==> trial 30: inputs <==
==> flow/design.v <==
module cordic #(parameter WIDTH = 32, ITER = 16)(
    input clk,
    input rst,
    input start,
    input mode,  
    input signed [WIDTH-1:0] x_in,
    input signed [WIDTH-1:0] y_in,
    input signed [WIDTH-1:0] z_in,
    output reg signed [WIDTH-1:0] x_out,
    output reg signed [WIDTH-1:0] y_out,
    output reg signed [WIDTH-1:0] z_out,
    output reg done
);
    localparam signed [WIDTH-1:0] K = 32'sd19898;   
    localparam IDLE = 2'd0, PROCESS = 2'd1, DONE = 2'd2;
    reg signed [WIDTH-1:0] x, y, z;
    reg [4:0] i;
    reg [1:0] state;
    reg mode_r;  
    function signed [WIDTH-1:0] atan_table;
        input [3:0] idx;
        case (idx)
            4'd0:  atan_table = 32'sd25736;
            4'd1:  atan_table = 32'sd15192;
            4'd2:  atan_table = 32'sd8027;
            4'd3:  atan_table = 32'sd4074;
            4'd4:  atan_table = 32'sd2045;
            4'd5:  atan_table = 32'sd1023;
            4'd6:  atan_table = 32'sd511;
            4'd7:  atan_table = 32'sd256;
            4'd8:  atan_table = 32'sd128;
            4'd9:  atan_table = 32'sd64;
            4'd10: atan_table = 32'sd32;
            4'd11: atan_table = 32'sd16;
            4'd12: atan_table = 32'sd8;
            4'd13: atan_table = 32'sd4;
            4'd14: atan_table = 32'sd2;
            default: atan_table = 32'sd1;
        endcase
    endfunction
    always @(posedge clk or posedge rst) begin
        if (rst) begin
            state <= IDLE;
            done <= 0;
            x <= 0; y <= 0; z <= 0;
            x_out <= 0; y_out <= 0; z_out <= 0;
            i <= 0;
            mode_r <= 0;
        end 
        else begin
            case (state)
                IDLE: begin
                    done <= 0;
                    if (start) begin
                        x <= mode ? x_in : K;
                        y <= mode ? y_in : 0;
                        z <= mode ? 0 : z_in;
                        mode_r <= mode;
                        i <= 0;
                        state <= PROCESS;
                    end
                end
                PROCESS: begin
                    if (i < ITER) begin
                        if ((mode_r == 0 && z >= 0) || (mode_r == 1 && y < 0)) begin
                            x <= x - (y >>> i);
                            y <= y + (x >>> i);
                            z <= z - atan_table(i[3:0]);
                        end 
                        else begin
                            x <= x + (y >>> i);
                            y <= y - (x >>> i);
                            z <= z + atan_table(i[3:0]);
                        end
                        i <= i + 1;
                    end 
                    else begin
                        x_out <= x;
                        y_out <= y;
                        z_out <= z;
                        done <= 1;
                        state <= DONE;
                    end
                end
                DONE: begin
                    done <= 0;      
                    state <= IDLE;   
                end
            endcase
        end
    end
endmodule
==> flow/run.sh <==
#!/bin/bash
# the make line also repeats each setting of config.mk as NAME=value (left out here)
make -C /OpenROAD-flow-scripts/flow DESIGN_CONFIG=/design/flow/config.mk WORK_HOME=/design/flow/orfs CLKGATE_MAP_FILE= finish
==> flow/config.mk <==
export PLATFORM = sky130hd
export DESIGN_NAME = cordic
export DESIGN_NICKNAME = cordic
export VERILOG_FILES = /design/flow/design.v
export SDC_FILE = /design/flow/constraint.sdc
export NUM_CORES = 4
export LEC_CHECK = 0
export CAP_MARGIN = 25
export CELL_PAD_IN_SITES_DETAIL_PLACEMENT = 0
export CORE_MARGIN = 2
export CORE_UTILIZATION = 72
export CTS_CLUSTER_DIAMETER = 165
export CTS_CLUSTER_SIZE = 79
export MAX_ROUTING_LAYER = met5
export PLACE_DENSITY_LB_ADDON = 0.24
export SETUP_SLACK_MARGIN = -0.35
export SLEW_MARGIN = 20
export TNS_END_PERCENT = 5
==> flow/constraint.sdc <==
create_clock -name core_clock -period 5.08 [get_ports {clk}]
set_input_delay 1.0160 -clock core_clock [delete_from_list [all_inputs] [get_ports {clk}]]
set_output_delay 1.0160 -clock core_clock [all_outputs]
set_load 0.01 [all_outputs]
==> build 72 (differences from trial 30) <==
CAP_MARGIN = 20   (was 25)
CELL_PAD_IN_SITES_DETAIL_PLACEMENT = default   (was 0)
CORE_UTILIZATION = 66   (was 72)
CTS_CLUSTER_DIAMETER = default   (was 165)
CTS_CLUSTER_SIZE = default   (was 79)
MAX_ROUTING_LAYER = default   (was met5)
PLACE_DENSITY_LB_ADDON = default   (was 0.24)
SETUP_SLACK_MARGIN = -0.46   (was -0.35)
==> flow/constraint.sdc (replaced) <==
create_clock -name core_clock -period 5.85 [get_ports {clk}]
set_input_delay 1.1700 -clock core_clock [delete_from_list [all_inputs] [get_ports {clk}]]
set_output_delay 1.1700 -clock core_clock [all_outputs]
set_load 0.01 [all_outputs]
==> build 34 (differences from trial 30) <==
CAP_MARGIN = 20   (was 25)
CELL_PAD_IN_SITES_DETAIL_PLACEMENT = default   (was 0)
CORE_UTILIZATION = 40   (was 72)
CTS_CLUSTER_DIAMETER = default   (was 165)
CTS_CLUSTER_SIZE = default   (was 79)
MAX_ROUTING_LAYER = default   (was met5)
PLACE_DENSITY_LB_ADDON = default   (was 0.24)
SETUP_SLACK_MARGIN = default   (was -0.35)
TNS_END_PERCENT = default   (was 5)
==> flow/constraint.sdc (replaced) <==
create_clock -name core_clock -period 6.68 [get_ports {clk}]
set_input_delay 1.3360 -clock core_clock [delete_from_list [all_inputs] [get_ports {clk}]]
set_output_delay 1.3360 -clock core_clock [all_outputs]
set_load 0.01 [all_outputs]
==> trial 2 (differences from trial 30) <==
CAP_MARGIN = 20   (was 25)
CELL_PAD_IN_SITES_DETAIL_PLACEMENT = default   (was 0)
CTS_CLUSTER_DIAMETER = 93   (was 165)
CTS_CLUSTER_SIZE = default   (was 79)
MAX_ROUTING_LAYER = default   (was met5)
PLACE_DENSITY_LB_ADDON = 0.0   (was 0.24)
SETUP_SLACK_MARGIN = 1.73   (was -0.35)
TNS_END_PERCENT = default   (was 5)
==> flow/constraint.sdc (replaced) <==
create_clock -name core_clock -period 5.85 [get_ports {clk}]
set_input_delay 1.1700 -clock core_clock [delete_from_list [all_inputs] [get_ports {clk}]]
set_output_delay 1.1700 -clock core_clock [all_outputs]
set_load 0.01 [all_outputs]
==> flow_summary.json <==
{
  "error": "[ERROR GRT-0232] Routing congestion too high. Check the congestion heatmap in the GUI.",
  "rows": 59,
  "ys_seq_share": 0.268,
  "top_cell_area_share": 0.267,
  "dp_hpwl_mm": 46.9,
  "status": "aborted with a tool error",
  "lastStage": "5_1_grt",
  "edf_count": 0,
  "dieWidth_um": 166,
  "core_area_um2": 25900,
  "place_ws_ns": -0.250,
  "floorplan.core_util": 0.728,
  "place_area_um2": 21600,
  "die_area_um2": 27500,
  "placed_cells": 2575,
  "gp_congestion": 1.22,
  "die_h_um": 166,
  "synth.distinct_cells": 94
}
the above is filed under trial 2

==> flow_summary.json <==
{
  "status": "no timing/DRC/antenna violations",
  "floorplan.core_util": 0.405,
  "ys_seq_share": 0.268,
  "top_cell_area_share": 0.267,
  "rows": 79,
  "path_class": "register to register",
  "edf_count": 0,
  "dieWidth_um": 221,
  "gp_congestion": 1.02,
  "die_h_um": 221,
  "xor_area_frac": 0.0687,
  "place_area_um2": 21700,
  "dp_hpwl_mm": 52.3,
  "place_ws_ns": 0.456,
  "synth.distinct_cells": 94,
  "placed_cells": 2838
}
the above is filed under build 34

==> flow_summary.json <==
{
  "status": "aborted with a tool error",
  "lastStage": "4_1_cts",
  "error": "[ERROR DPL-0033] detailed placement checks failed during check placement.",
  "rows": 59,
  "dieWidth_um": 166,
  "synth.distinct_cells": 94,
  "floorplan.core_util": 0.728,
  "dp_hpwl_mm": 65.3,
  "place_ws_ns": -1.26,
  "core_area_um2": 25900,
  "die_h_um": 166
}
the above is filed under trial 30

==> flow_summary.json <==
{
  "setup_violations": 17,
  "status": "finished with violations",
  "rows": 61,
  "core_area_um2": 27900,
  "edf_count": 0,
  "place_ws_ns": -0.161,
  "synth.distinct_cells": 94,
  "ys_seq_share": 0.268,
  "floorplan.core_util": 0.675,
  "finalWorstSetupSlack_ns": -0.237,
  "placed_cells": 2744,
  "violations": "setup timing",
  "top_cell_area_share": 0.267,
  "gp_congestion": 1.06,
  "die_area_um2": 29900,
  "dieWidth_um": 173,
  "dp_hpwl_mm": 51.4
}
the above is filed under build 72

